Design alu16_top, start of the top module:
module alu16_top(clk, valA, valB, aluop, sub, lr, cc, result);
Size: roughly 57 flip-flops, roughly 6700 sq um of cells after synthesis.
clock: 6.38 ns
lec_check: 0
abc_area: 0
cap_margin: 20
core_aspect_ratio: 0.5
core_margin: 2
core_utilization: 40
gpl_routability_driven: 0
min_routing_layer: met1
place_density_lb_addon: 0.09
setup_slack_margin: 1.69
slew_margin: 20
run.sh (not shown) runs the stock make flow with config.mk's settings and CLKGATE_MAP_FILE=.
The first run passed the timing, DRC and antenna checks.
Next try:
Settings changed: CAP_MARGIN 20 to 10, CORE_ASPECT_RATIO 0.5 to 1.17, CORE_UTILIZATION 40 to 72, GPL_ROUTABILITY_DRIVEN 0 to 1, PLACE_DENSITY_LB_ADDON 0.09 to not set, SETUP_SLACK_MARGIN 1.69 to 0.43.
Effect: The changed run finished clean. Power shrinks by 9.4%. Area after synthesis does not change. Routed wire length shrinks by 12%.


Setup of lane 3:
Starting RTL as in the previous note.
clock: 2.87 ns
lec_check: 0
abc_area: 1
cap_margin: 20
core_aspect_ratio: 1.17
core_margin: 2
core_utilization: 65
gpl_routability_driven: 1
min_routing_layer: met1
slew_margin: 20
Lane 3: GRT-0116 in global routing -> run aborted
Input-level comparison between lane 2 and lane 3:
# lane 3
export LEC_CHECK = 0
export ABC_AREA = 1
export CAP_MARGIN = 20
export CORE_ASPECT_RATIO = 1.17
export CORE_MARGIN = 2
export CORE_UTILIZATION = 65
export GPL_ROUTABILITY_DRIVEN = 1
export MIN_ROUTING_LAYER = met1
export SLEW_MARGIN = 20
create_clock -name core_clock -period 2.87 [get_ports {clk}]
# lane 2
export LEC_CHECK = 0
export ABC_AREA = 0
export CAP_MARGIN = 20
export CORE_ASPECT_RATIO = 1.17
export CORE_MARGIN = 2
export CORE_UTILIZATION = 65
export GPL_ROUTABILITY_DRIVEN = 1
export MIN_ROUTING_LAYER = met1
export SLEW_MARGIN = 20
create_clock -name core_clock -period 3.63 [get_ports {clk}]
Die area: lane 2 vs lane 3 up 1100 sq um. Going from lane 3 to lane 2, core area grows by about 14%. Lane 2 failed in global routing with GRT-0116. The width of the chip in lane 2 was higher than what lane 3 gave.


Starting RTL as in the previous note.
Settings: LEC_CHECK=0, ABC_AREA=0, CAP_MARGIN=20, CORE_ASPECT_RATIO=1.17, CORE_MARGIN=2, CORE_UTILIZATION=23, GPL_ROUTABILITY_DRIVEN=0, MIN_ROUTING_LAYER=met1, PLACE_DENSITY_LB_ADDON=0.18, SETUP_SLACK_MARGIN=1.23, SLEW_MARGIN=20; clock period 6.38 ns.
The first run finished with timing, DRC and antenna clean.
Rerun with:
Settings changed: CORE_UTILIZATION 23 to 66, GPL_ROUTABILITY_DRIVEN 0 to 1, PLACE_DENSITY_LB_ADDON 0.18 to unset, SETUP_SLACK_MARGIN 1.23 to unset.
Clock period 6.38 ns to 3.61 ns, I/O delays scaled along.
What happened: The changed run died in 4_1_cts on DPL-0033; synthesized cell count is unchanged; area after synthesis is unchanged; die area falls by well over a third.
Rerun with:
Settings changed: CORE_UTILIZATION 66 to 40, GPL_ROUTABILITY_DRIVEN 1 to 0, SETUP_SLACK_MARGIN set to -0.62.
Clock period 3.61 ns to 6.38 ns, I/O delays scaled along.
Result: Now the flow completed with no timing, DRC or antenna violations; synthesized cell count stays the same; die size came out higher by 62%; area after synthesis does not change.


Starting RTL as in the previous note.
Settings: LEC_CHECK=0, CAP_MARGIN=10, CELL_PAD_IN_SITES_GLOBAL_PLACEMENT=3, CORE_ASPECT_RATIO=1.23, CORE_MARGIN=4, CORE_UTILIZATION=40, CTS_CLUSTER_SIZE=25, GPL_ROUTABILITY_DRIVEN=0, GPL_TIMING_DRIVEN=0, MAX_ROUTING_LAYER=met4, MIN_ROUTING_LAYER=met1, SLEW_MARGIN=35, TNS_END_PERCENT=55; clock period 4.7 ns.
Then changed:
==> flow/config.mk (replaced) <==
export PLATFORM = sky130hd
export DESIGN_NAME = alu16_top
export DESIGN_NICKNAME = alu16_top
export VERILOG_FILES = /design/flow/design.v
export SDC_FILE = /design/flow/constraint.sdc
export NUM_CORES = 4
export LEC_CHECK = 0
export CAP_MARGIN = 10
export CELL_PAD_IN_SITES_GLOBAL_PLACEMENT = 1
export CORE_MARGIN = 4
export CORE_UTILIZATION = 40
export CTS_CLUSTER_SIZE = 18
export GPL_TIMING_DRIVEN = 0
export MAX_ROUTING_LAYER = met4
export MIN_ROUTING_LAYER = met2
export SLEW_MARGIN = 20
export TNS_END_PERCENT = 55
This time the run ended with an error in global routing (5_1_grt) with GRT-0116.
Synthesized area does not change.
Die size barely changes.
Synthesized cell count does not change.
Then changed:
==> flow/config.mk (replaced) <==
export PLATFORM = sky130hd
export DESIGN_NAME = alu16_top
export DESIGN_NICKNAME = alu16_top
export VERILOG_FILES = /design/flow/design.v
export SDC_FILE = /design/flow/constraint.sdc
export NUM_CORES = 4
export LEC_CHECK = 0
export CAP_MARGIN = 20
export CELL_PAD_IN_SITES_DETAIL_PLACEMENT = 2
export CORE_MARGIN = 2
export CORE_UTILIZATION = 40
export GPL_TIMING_DRIVEN = 0
export HOLD_SLACK_MARGIN = 0.12
export MAX_ROUTING_LAYER = met4
export MIN_ROUTING_LAYER = met2
export SLEW_MARGIN = 20
==> flow/constraint.sdc (replaced) <==
create_clock -name core_clock -period 3.1 [get_ports {clk}]
set_input_delay 0.6200 -clock core_clock [delete_from_list [all_inputs] [get_ports {clk}]]
set_output_delay 0.6200 -clock core_clock [all_outputs]
set_load 0.01 [all_outputs]
The changed run stopped in global routing (5_1_grt), error GRT-0116. Synthesized area is unchanged. Synthesized cell count is unchanged. Die size drops by a few percent.
Then changed:
--- a/flow/config.mk
+++ b/flow/config.mk
@@ -7,3 +7,3 @@
 export LEC_CHECK = 0
-export CAP_MARGIN = 20
+export CAP_MARGIN = 15
 export CELL_PAD_IN_SITES_DETAIL_PLACEMENT = 2
@@ -11,3 +11,3 @@
 export CORE_UTILIZATION = 40
-export GPL_TIMING_DRIVEN = 0
+export GPL_TIMING_DRIVEN = 1
 export HOLD_SLACK_MARGIN = 0.12
@@ -15,2 +15,3 @@
 export MIN_ROUTING_LAYER = met2
+export PLACE_DENSITY_LB_ADDON = 0.27
 export SLEW_MARGIN = 20
Result:
- The new run never finished: it broke off in detailed placement (3_5_place_dp)
- synthesized area does not change
- synthesized cell count stays the same
- die area is unchanged
Then changed:
==> flow/config.mk (replaced) <==
export PLATFORM = sky130hd
export DESIGN_NAME = alu16_top
export DESIGN_NICKNAME = alu16_top
export VERILOG_FILES = /design/flow/design.v
export SDC_FILE = /design/flow/constraint.sdc
export NUM_CORES = 4
export LEC_CHECK = 0
export CAP_MARGIN = 20
export CORE_MARGIN = 2
export CORE_UTILIZATION = 40
export MAX_ROUTING_LAYER = met4
export SETUP_SLACK_MARGIN = 0.6
export SLEW_MARGIN = 20
==> flow/constraint.sdc (replaced) <==
create_clock -name core_clock -period 4.7 [get_ports {clk}]
set_input_delay 0.9400 -clock core_clock [delete_from_list [all_inputs] [get_ports {clk}]]
set_output_delay 0.9400 -clock core_clock [all_outputs]
set_load 0.01 [all_outputs]
Outcome:
- The changed run completed with no timing, DRC or antenna violations
- area after synthesis does not change
- synthesized cell count does not change
- die area is unchanged
Then changed:
--- a/flow/config.mk
+++ b/flow/config.mk
@@ -8,6 +8,8 @@
 export CAP_MARGIN = 20
+export CORE_ASPECT_RATIO = 1.79
 export CORE_MARGIN = 2
 export CORE_UTILIZATION = 40
-export MAX_ROUTING_LAYER = met4
-export SETUP_SLACK_MARGIN = 0.6
+export CTS_CLUSTER_DIAMETER = 112
+export CTS_CLUSTER_SIZE = 18
+export SETUP_SLACK_MARGIN = -0.44
 export SLEW_MARGIN = 20
What happened: Total power shrinks by 3.1%. Cell area decreases by 3.5%. Worst hold slack is worse by 0.015 ns. Sequential power falls by about 1%. Die area hardly moves.
Power and IR drop assume default switching activity.
